==> willow: inputs <==
## Top_convolution
module Top_convolution(
 input clk,
	input rst,
	input start,
	input en,
	input [12:0] addr,
	output [20:0] out,
	output [20:0] max_pl,
	output reg done,
	output pat_en,
	output [9:0] pat_addr,
	input [7:0] pat_dout,
	output img_en,
	output [17:0] img_addr,
	input [7:0] img_dout,
	output pc_en,
	output pc_we,
	output [9:0] pc_addr,
	output [10:0] pc_din,
	input [10:0] pc_dout,
	output ic_en,
	output ic_we,
	output [17:0] ic_addr,
	output [10:0] ic_din,
	input [10:0] ic_dout,
	output pl_en,
	output pl_we,
	output [12:0] pl_addr,
	output [20:0] pl_din,
	input [20:0] pl_dout
    );
make LEC_CHECK=0 ABC_AREA=1 CAP_MARGIN=25 CORE_ASPECT_RATIO=1.34 CORE_MARGIN=2 CORE_UTILIZATION=72 CTS_CLUSTER_SIZE=17 MAX_ROUTING_LAYER=met4 MIN_ROUTING_LAYER=met1 PLACE_DENSITY=0.65 SETUP_SLACK_MARGIN=1.07 SLEW_MARGIN=40 finish   # period 5.15 ns
run.sh (not shown) runs the stock make flow with config.mk's settings and CLKGATE_MAP_FILE=.
==> garnet: changes against willow <==
- ABC_AREA: 1 -> default
- CAP_MARGIN: 25 -> 20
- CORE_ASPECT_RATIO: 1.34 -> default
- CORE_UTILIZATION: 72 -> 17
- CTS_CLUSTER_SIZE: 17 -> default
- MAX_ROUTING_LAYER: met4 -> default
- MIN_ROUTING_LAYER: met1 -> default
- PLACE_DENSITY: 0.65 -> default
- PLACE_DENSITY_LB_ADDON: default -> 0.01
- SETUP_SLACK_MARGIN: 1.07 -> default
- SLEW_MARGIN: 40 -> 30
==> flow/constraint.sdc (replaced) <==
create_clock -name core_clock -period 13.3 [get_ports {clk}]
set_input_delay 2.6600 -clock core_clock [delete_from_list [all_inputs] [get_ports {clk}]]
set_output_delay 2.6600 -clock core_clock [all_outputs]
set_load 0.01 [all_outputs]
==> comparison table <==
Run status: garnet timing/DRC/antenna clean; willow did not finish
Failing step: garnet -; willow global routing
Area of the mapped netlist: garnet 0.02677 mm^2; willow 0.02769 mm^2
Yosys top cell area share: garnet 18.40%; willow 17.78%
Placer's final routability congestion estimate: garnet 0.7363; willow 1.029
Number of cells upsized or downsized after cts: garnet 0; willow 576
Core area: garnet 0.1562 mm^2; willow 0.03811 mm^2
Cell count listed in synth_stat.txt: garnet 3064; willow 3776
Total cell area reported by yosys after synthesis: garnet 0.02677 mm^2; willow 0.02769 mm^2
Synth Area in Adders: garnet 27.37%; willow 26.46%
Multiplexer area fraction after synthesis: garnet 3.861%; willow 0.03615%
Y dimension of the die: garnet 400.8 um; willow 231.0 um
Placed insts: garnet 5192; willow 4731
Aoi share: garnet 14.22%; willow 12.19%
# H-tree levels: garnet 2; willow 1
Area of the die: garnet 0.1606 mm^2; willow 0.04006 mm^2

* * *

==> inputs of 03-10 <==
==> flow/design.v <==
`timescale 1ns / 1ps
module Filter(
  	input clk,
	input rst,
	input en,
	input [3:0] addr,
	output reg [8:0] out
    );
reg signed [8:0] sobel_val;
always @(*) begin
	case(addr)
		4'd1, 4'd3, 4'd5, 4'd7: sobel_val = -9'sd1;
		4'd4: sobel_val = 9'sd4;
		default: sobel_val = 9'sd0;
	endcase
end
always@(posedge clk) begin
		if(rst) begin
			out <= 0;
		end
		if(en) begin
			out <= sobel_val;
		end
	end
endmodule
`timescale 1ns / 1ps
module convolution(
  	input clk,
	input signed [8:0] in1,  
	input signed [8:0] in2,
	input [8:0] height,
	input [8:0] width,
	input rst,
	input en,
	input clear,
	output reg [20:0] out,
	output reg done
    );
	reg signed [26:0] data;
	reg [9:0] counter;
	always@(posedge clk) begin
		if(rst || clear)
			counter <= 0;
		else if(en) begin
			if(counter < (height*width)) begin
				counter <= counter + 1;
			end
			else begin
				counter <= 1;
			end
		end
	end
	always@(posedge clk) begin
		if(rst || clear) begin
			data <= 0;
			done <= 0;
		end
		else if(en) begin
			if(counter < (height*width)) begin
				data <= data + in1*in2;
				done <= 0;
			end
			else begin
				if(data > 1048575)
					out <= 1048575;
				else if (data < -1048576) 
					out <= -1048576;
				else
					out <= data; 
				data <= in1*in2;
				done <= 1; 
			end
		end
	end
endmodule
`timescale 1ns / 1ps
module maxpool(
   	input signed [20:0] in,
	input clk,
	input rst,
	input en,
	input [3:0] factor,
	output reg done,
	output reg [20:0] out,
	output [20:0] max
    );
	reg signed [20:0] cur_max;
	reg signed [20:0] abs_max;
	reg [7:0] counter;
	wire [7:0] size;
	wire [4:0] addr;
	wire [20:0] tempout;
	assign addr = counter;
	assign size = factor*factor;
	assign tempout = cur_max;
	assign max = abs_max;
	always@(posedge clk) begin
		if(rst) begin
			cur_max <= 21'b100000000000000000000;
			abs_max <= 0;
			counter <= 0;
			done <= 0;
		end
		else begin
		done <= 0;
		if(en) begin
			if(counter < size) begin
				counter <= counter + 1;
				if(in > cur_max) begin
					cur_max <= in;
				end
			end
			else begin
				done <= 1;
				counter <= 1;
				out <= cur_max;
				cur_max <= in;
			end
			if(in > abs_max) begin
				abs_max <= in;
			end
		end
		end
	end
endmodule
`timescale 1ns / 1ps
module address_l1(
  	input clk,
	input rst,
	input en,
	input [8:0] ht_sm,
	input [8:0] ht_lg,
	input [8:0] wt_sm,
	input [8:0] wt_lg,
	input [9:0] count,
	output [17:0] address_lg,
	output reg conv_done
    );
	wire [8:0] addrx, addry;
	reg [8:0] ADDRX, ADDRY;
	reg [8:0] OFFSET_X, OFFSET_Y;
	assign addrx = ADDRX + OFFSET_X;
	assign addry = ADDRY + OFFSET_Y;
	assign address_lg = addrx + addry*wt_lg;
	always@(posedge clk) begin
		if(rst) begin
			ADDRX <= 0;
			ADDRY <= 0;
			OFFSET_X <= 0;
			OFFSET_Y <= 0;
			conv_done <= 0;
		end
		else if(en) begin
			if(ADDRX < (wt_sm-1)) begin
				ADDRX <= ADDRX + 1;
				conv_done <= 0;
			end
			else begin
				ADDRX <= 0;
				if(ADDRY < (ht_sm-1)) begin
					ADDRY <= ADDRY + 1;
				end
				else begin
					ADDRY <= 0;
				end
			end
			if (count==(ht_sm*wt_sm-1)) begin
				if(OFFSET_X < (wt_lg-wt_sm)) begin
					OFFSET_X <= OFFSET_X + 1;
				end
				else begin
					OFFSET_X <= 0;
					if(OFFSET_Y < (ht_lg-ht_sm)) begin
						OFFSET_Y <= OFFSET_Y + 1;
					end
					else begin
						ADDRX <= 0;
						ADDRY <= 0;
						OFFSET_X <= 0;
						OFFSET_Y <= 0;
						conv_done <= 1;
					end
				end
			end
		end
	end
endmodule
`timescale 1ns / 1ps
module address_l2(
	input clk,
	input rst,
	input en,
	input [8:0] ht_sm,
	input [8:0] ht_lg,
	input [8:0] wt_sm,
	input [8:0] wt_lg,
	input [9:0] count1,
	input [8:0] factor,
	output [17:0] address_lg,
	output reg conv_done
    );
	wire [8:0] addrx, addry;
	reg [8:0] ADDRX, ADDRY;
	reg [8:0] OFFSET_X1, OFFSET_Y1, OFFSET_X2, OFFSET_Y2;
	wire [9:0] limit1;
	wire [9:0] limit2;
	assign limit1 = ht_sm*wt_sm-1;
	assign limit2 = factor*factor-1;
	assign addrx = ADDRX + OFFSET_X1 + OFFSET_X2;
	assign addry = ADDRY + OFFSET_Y1 + OFFSET_Y2;
	assign address_lg = addrx + addry*wt_lg;
	reg [9:0] count2;
	always @(posedge clk) begin
		if (rst) begin
			count2 <= 0;
		end
		else if (en) begin
			if(count1 == limit1) begin
				if(count2 < limit2) begin
					count2 <= count2 + 1;
				end
				else 
					count2 <= 0;
			end
		end
	end
	always@(posedge clk) begin
		if(rst) begin
			ADDRX <= 0;
			ADDRY <= 0;
			OFFSET_X1 <= 0;
			OFFSET_Y1 <= 0;
			OFFSET_X2 <= 0;
			OFFSET_Y2 <= 0;
			conv_done <= 0; 
		end
		else if(en) begin
			if(ADDRX < (wt_sm-1)) begin
				ADDRX <= ADDRX + 1;
				conv_done <= 0;
			end
			else begin
				ADDRX <= 0;
				if(ADDRY < (ht_sm-1)) begin
					ADDRY <= ADDRY + 1;
				end
				else begin
					ADDRY <= 0;
				end
			end
			if (count1==limit1) begin
				if(OFFSET_X1 < factor-1) begin
					OFFSET_X1 <= OFFSET_X1 + 1;
				end
				else begin
					OFFSET_X1 <= 0;
					if(OFFSET_Y1 < factor-1) begin
						OFFSET_Y1 <= OFFSET_Y1 + 1;
					end
					else begin
						OFFSET_X1 <= 0;
						OFFSET_Y1 <= 0;
					end
				end
				if (count2==limit2) begin
					if(OFFSET_X2 < (wt_lg-wt_sm-factor*2+1)) begin
						OFFSET_X2 <= OFFSET_X2 + factor;
					end
					else begin
						OFFSET_X2 <= 0;
						if(OFFSET_Y2 < (ht_lg-ht_sm-factor*2+1)) begin
							OFFSET_Y2 <= OFFSET_Y2 + factor;
						end
						else begin
							ADDRX <= 0;
							ADDRY <= 0;
							OFFSET_X1 <= 0;
							OFFSET_Y1 <= 0;
							OFFSET_Y2 <= 0;
							conv_done <= 1;
						end
					end
				end
			end
		end
	end
endmodule
`timescale 1ns / 1ps
module Top_convolution(
 input clk,
	input rst,
	input start,
	input en,
	input [12:0] addr,
	output [20:0] out,
	output [20:0] max_pl,
	output reg done,
	output pat_en,
	output [9:0] pat_addr,
	input [7:0] pat_dout,
	output img_en,
	output [17:0] img_addr,
	input [7:0] img_dout,
	output pc_en,
	output pc_we,
	output [9:0] pc_addr,
	output [10:0] pc_din,
	input [10:0] pc_dout,
	output ic_en,
	output ic_we,
	output [17:0] ic_addr,
	output [10:0] ic_din,
	input [10:0] ic_dout,
	output pl_en,
	output pl_we,
	output [12:0] pl_addr,
	output [20:0] pl_din,
	input [20:0] pl_dout
    );
	assign out = out_pl;
	reg [8:0] HT_SM, WT_SM;
	wire [8:0] ht_sm, wt_sm; 
	reg [8:0] HT_LG, WT_LG;
	wire [8:0] ht_lg, wt_lg;
	assign ht_sm = HT_SM;
	assign wt_sm = WT_SM;
	assign ht_lg = HT_LG;
	assign wt_lg = WT_LG;
	parameter [8:0] height_fil = 10, width_fil = 8, side_lap = 3, height_filpro = 8, width_filpro = 6,
	height_image = 48, width_image = 40, height_impro = 46, width_impro = 38, factor = 5;
	parameter [3:0] idle = 0, setup = 1, conv_p1 = 2, conv_p2 = 3, delay_p1 = 4, delay_p2 = 5, maxpl = 6, read = 15;
	reg [3:0] current_state, next_state;
	wire done_conv, done_maxpl;
	reg en_conv;
	wire en_maxpl;
	reg en_cnt_l1, en_cnt_l2, en_cnt_sm;
	reg clear;
	wire conv_done_l1, conv_done_l2;
	reg [1:0] conv_sel;
	assign en_maxpl = (conv_sel==3)? done_conv:0;
	wire signed [8:0] in1, in2;
	wire [20:0] out_conv;
	assign in1 = (conv_sel==2'b00)? 0: 
					(conv_sel==2'b01)? out_f: 
					(conv_sel==2'b10)? out_i:out_ip[10:2];
	assign in2 = (conv_sel==2'b00)? 0: 
					(conv_sel==2'b11)? out_fp[10:2]: out_lap;
	wire signed [20:0] in_maxpl, out_maxpl;
	assign in_maxpl = out_conv;
	reg [9:0] ADDR_SM;
	wire [17:0] addr_lg_l1;
	wire [17:0] addr_lg_l2;
	reg [17:0] ADDR_OUT;
	wire en_f, en_i, en_fp, en_ip, en_lap, en_pl;
	reg wr_ip, wr_fp, wr_pl;
	wire [9:0] addr_f;
	wire [17:0] addr_i;
	wire [9:0] addr_fp;
	wire [17:0] addr_ip;
	wire [12:0] addr_pl;
	wire [3:0] addr_lap;
	wire [10:0] in_fp, in_ip;
	wire [10:0] out_fp, out_ip;
	wire signed [20:0] in_pl;
	assign in_fp = out_conv[10:0];
	assign in_ip = out_conv[10:0];
	assign in_pl = out_maxpl;
	wire signed [8:0] out_lap;
	wire signed [7:0] out_i, out_f;	
	wire signed [20:0] out_pl;
	assign en_lap = (conv_sel==3||conv_sel==0)? 0:1;
	assign en_f = (conv_sel==1)? 1:0;
	assign en_i = (conv_sel==2)? 1:0;
	assign en_fp = (conv_sel==0)? 0:
						(conv_sel==1)? done_conv:
						(conv_sel==3)? 1:0;
	assign en_ip = (conv_sel==0)? 0:
						(conv_sel==2)? done_conv:
						(conv_sel==3)? 1:0;
	assign en_pl = (done)? en:done_maxpl;
	assign addr_f = (conv_sel==1)? addr_lg_l1:0;
	assign addr_i = (conv_sel==2)? addr_lg_l1:0;
	assign addr_lap = (conv_sel==0||conv_sel==3)? 0:ADDR_SM;
	assign addr_ip = (conv_sel==0)? 0: 
						  (conv_sel==3)? addr_lg_l2:ADDR_OUT; 
	assign addr_fp = (conv_sel==0)? 0: 
						  (conv_sel==1)? ADDR_OUT[9:0]:ADDR_SM;
	assign addr_pl = (done)? addr:ADDR_OUT[12:0];
	Filter Sobel (
    .clk(clk), 
    .rst(rst), 
    .en(en_lap), 
    .addr(addr_lap),  
    .out(out_lap)
    );
	assign pat_en = en_f;
	assign pat_addr = addr_f;
	assign out_f = pat_dout;
	assign img_en = en_i;
	assign img_addr = addr_i;
	assign out_i = img_dout;
	assign pc_en = en_fp;
	assign pc_we = wr_fp;
	assign pc_addr = addr_fp;
	assign pc_din = in_fp;
	assign out_fp = pc_dout;
	assign ic_en = en_ip;
	assign ic_we = wr_ip;
	assign ic_addr = addr_ip;
	assign ic_din = in_ip;
	assign out_ip = ic_dout;
	assign pl_en = en_pl;
	assign pl_we = wr_pl;
	assign pl_addr = addr_pl;
	assign pl_din = in_pl;
	assign out_pl = pl_dout;
	wire out_trig;
	assign out_trig = (conv_sel==2'b11)? done_maxpl:done_conv;
	always@(posedge clk) begin
		if(rst || clear) begin
			ADDR_OUT <= 0;
		end
		else if(out_trig) begin
			ADDR_OUT <= ADDR_OUT + 1;
		end	
	end
	address_l1 addr_l1 (
    .clk(clk), 
    .rst(rst||clear), 
    .en(en_cnt_l1), 
    .ht_sm(ht_sm), 
    .ht_lg(ht_lg), 
    .wt_sm(wt_sm), 
    .wt_lg(wt_lg), 
    .count(ADDR_SM), 
    .address_lg(addr_lg_l1), 
    .conv_done(conv_done_l1)
    );
	address_l2 addr_l2 (
    .clk(clk), 
    .rst(rst||clear), 
    .en(en_cnt_l2), 
    .ht_sm(ht_sm), 
    .ht_lg(ht_lg), 
    .wt_sm(wt_sm), 
    .wt_lg(wt_lg), 
	 .count1(ADDR_SM),
    .factor(factor), 
    .address_lg(addr_lg_l2), 
    .conv_done(conv_done_l2)
    );
	always@(posedge clk) begin
		if(rst||clear) begin
			ADDR_SM <= 0;
		end
		else if(en_cnt_l1||en_cnt_l2) begin
			if(ADDR_SM < (ht_sm*wt_sm-1)) begin
				ADDR_SM <= ADDR_SM + 1;
			end
			else begin
				ADDR_SM <= 0;
			end	
		end
	end
	convolution convolution (
	 .clk(clk),
    .in1(in1), 
    .in2(in2), 
    .height(ht_sm), 
    .width(wt_sm), 
    .rst(rst), 
    .en(en_conv), 
	 .clear(clear),
    .out(out_conv), 
    .done(done_conv)
    );
	maxpool maxpool (
    .in(in_maxpl), 
    .clk(clk), 
    .rst(rst), 
    .en(en_maxpl), 
    .factor(factor), 
    .done(done_maxpl), 
    .out(out_maxpl),
	 .max(max_pl)
    );
	always @(posedge clk) begin 
		if (rst) begin
			HT_SM <= 0;
			WT_SM <= 0;
			HT_LG <= 0;
			WT_SM <= 0;
			en_conv <= 0;
			en_cnt_l1 <= 0;
			en_cnt_l2 <= 0;
			wr_ip <= 0;
			wr_fp <= 0;
			wr_pl <= 0;
			clear <= 0;
			conv_sel <= 2'b00;
			done <= 0;
			current_state <= idle;
		end
		else
		case(current_state)
			idle: begin
				if(start)
					current_state <= setup;
				else
					current_state <= idle;
			end
			setup: begin
				case(conv_sel) 
					0: begin
						HT_SM <= side_lap;
						WT_SM <= side_lap;
						HT_LG <= height_fil;
						WT_LG <= width_fil;
						en_cnt_l1 <= 1;
						wr_fp <= 1;
						conv_sel <= 2'b01;
					end
					1: begin
						HT_SM <= side_lap;
						WT_SM <= side_lap;
						HT_LG <= height_image;
						WT_LG <= width_image;
						en_cnt_l1 <= 1;
						wr_ip <= 1;
						conv_sel <= 2'b10;
					end
					2: begin
						HT_SM <= height_filpro;
						WT_SM <= width_filpro;
						HT_LG <= height_impro;
						WT_LG <= width_impro;
						en_cnt_l2 <= 1;
						wr_pl <= 1;
						conv_sel <= 2'b11;
					end
				endcase
				current_state <= conv_p1;
			end
			conv_p1: begin
				en_conv <= 1;
				if(conv_done_l1) begin
					en_cnt_l1 <= 0;
					current_state <= conv_p2;
				end
				else if(conv_sel != 3)
					current_state <= conv_p1;
				else
					current_state <= maxpl;
			end
			conv_p2: begin
				en_conv <= 0;
				current_state <= delay_p1;
			end
			maxpl: begin
				if(conv_done_l2) begin
					en_cnt_l2 <= 0;
					current_state <= delay_p1;
				end
				else
					current_state <= maxpl;
			end
			delay_p1: begin
				if(conv_sel==3) begin
					if(done_maxpl) begin
						clear <= 1;
						wr_pl <= 0;
						current_state <= delay_p2;
					end
					else 
						current_state <= delay_p1;
				end
				else begin
					clear <= 1;
					wr_fp <= 0;
					wr_ip <= 0;
					current_state <= delay_p2;
				end
			end
			delay_p2: begin
				clear <= 0;
				if (conv_sel != 3) 
					current_state <= setup;
				else begin
					current_state <= read;
					conv_sel <= 2'b00;
				end
			end
			read: begin
				conv_sel <= 2'b00;
				done <= 1;
			end
		endcase
	end
endmodule
==> flow/run.sh <==
#!/bin/bash
# the make line also repeats each setting of config.mk as NAME=value (left out here)
make -C /OpenROAD-flow-scripts/flow DESIGN_CONFIG=/design/flow/config.mk WORK_HOME=/design/flow/orfs CLKGATE_MAP_FILE= finish
==> flow/config.mk <==
export PLATFORM = sky130hd
export DESIGN_NAME = Top_convolution
export DESIGN_NICKNAME = Top_convolution
export VERILOG_FILES = /design/flow/design.v
export SDC_FILE = /design/flow/constraint.sdc
export NUM_CORES = 4
export LEC_CHECK = 0
export ABC_AREA = 1
export CAP_MARGIN = 20
export CORE_ASPECT_RATIO = 1.3
export CORE_MARGIN = 2
export CORE_UTILIZATION = 72
export CTS_CLUSTER_DIAMETER = 308
export CTS_CLUSTER_SIZE = 95
export PLACE_DENSITY = 0.83
export SETUP_SLACK_MARGIN = 0.8
export SLEW_MARGIN = 20
==> flow/constraint.sdc <==
create_clock -name core_clock -period 5.19 [get_ports {clk}]
set_input_delay 1.0380 -clock core_clock [delete_from_list [all_inputs] [get_ports {clk}]]
set_output_delay 1.0380 -clock core_clock [all_outputs]
set_load 0.01 [all_outputs]
==> 09-03 (differences from 03-10) <==
Settings changed: ABC_AREA 1 to unset, CAP_MARGIN 20 to 35, CELL_PAD_IN_SITES_DETAIL_PLACEMENT set to 0, CORE_ASPECT_RATIO 1.3 to 1.52, CORE_MARGIN 2 to 9, CORE_UTILIZATION 72 to 25, CTS_CLUSTER_DIAMETER 308 to unset, CTS_CLUSTER_SIZE 95 to 50, MAX_ROUTING_LAYER set to met4, MIN_ROUTING_LAYER set to met1, PLACE_DENSITY 0.83 to unset, SETUP_SLACK_MARGIN 0.8 to -0.97, SLEW_MARGIN 20 to 15, TNS_END_PERCENT set to 95.
==> flow/constraint.sdc (replaced) <==
create_clock -name core_clock -period 11.0 [get_ports {clk}]
set_input_delay 2.2000 -clock core_clock [delete_from_list [all_inputs] [get_ports {clk}]]
set_output_delay 2.2000 -clock core_clock [all_outputs]
set_load 0.01 [all_outputs]
==> 06-24 (differences from 03-10) <==
Settings changed: ABC_AREA 1 to 0, CAP_MARGIN 20 to 30, CORE_ASPECT_RATIO 1.3 to unset, CORE_UTILIZATION 72 to 70, CTS_CLUSTER_DIAMETER 308 to 60, CTS_CLUSTER_SIZE 95 to unset, MAX_ROUTING_LAYER set to met4, PLACE_DENSITY 0.83 to unset, SETUP_SLACK_MARGIN 0.8 to 2.0.
==> flow/constraint.sdc (replaced) <==
create_clock -name core_clock -period 7.55 [get_ports {clk}]
set_input_delay 1.5100 -clock core_clock [delete_from_list [all_inputs] [get_ports {clk}]]
set_output_delay 1.5100 -clock core_clock [all_outputs]
set_load 0.01 [all_outputs]
==> results <==
- 03-10 never finished: it broke off in global routing (5_1_grt). 06-24 completed and failed the layout checks on setup timing. 09-03 ran to the end with no violations.
- In sequential cell count, 09-03 and 06-24 do not differ.
- Sequential power: 09-03 is lower than 06-24 (31%).
- Between 06-24 and 09-03, the lower setup slack is in 06-24 (gap 2.2 ns).
- In 09-03 the cell count is larger than in 06-24, by about 16%.
- Between 09-03 and 06-24, the lower total power is in 09-03 (gap about 40%, measured against 06-24).
- Against 09-03, the design area of 06-24 is higher by 9.6%.
- In count of clock-buffer cells in the layout, 06-24 and 09-03 do not differ.
- Against 09-03, the clock power of 06-24 is larger by 55%.
Power is estimated from default activity; no workload was simulated.
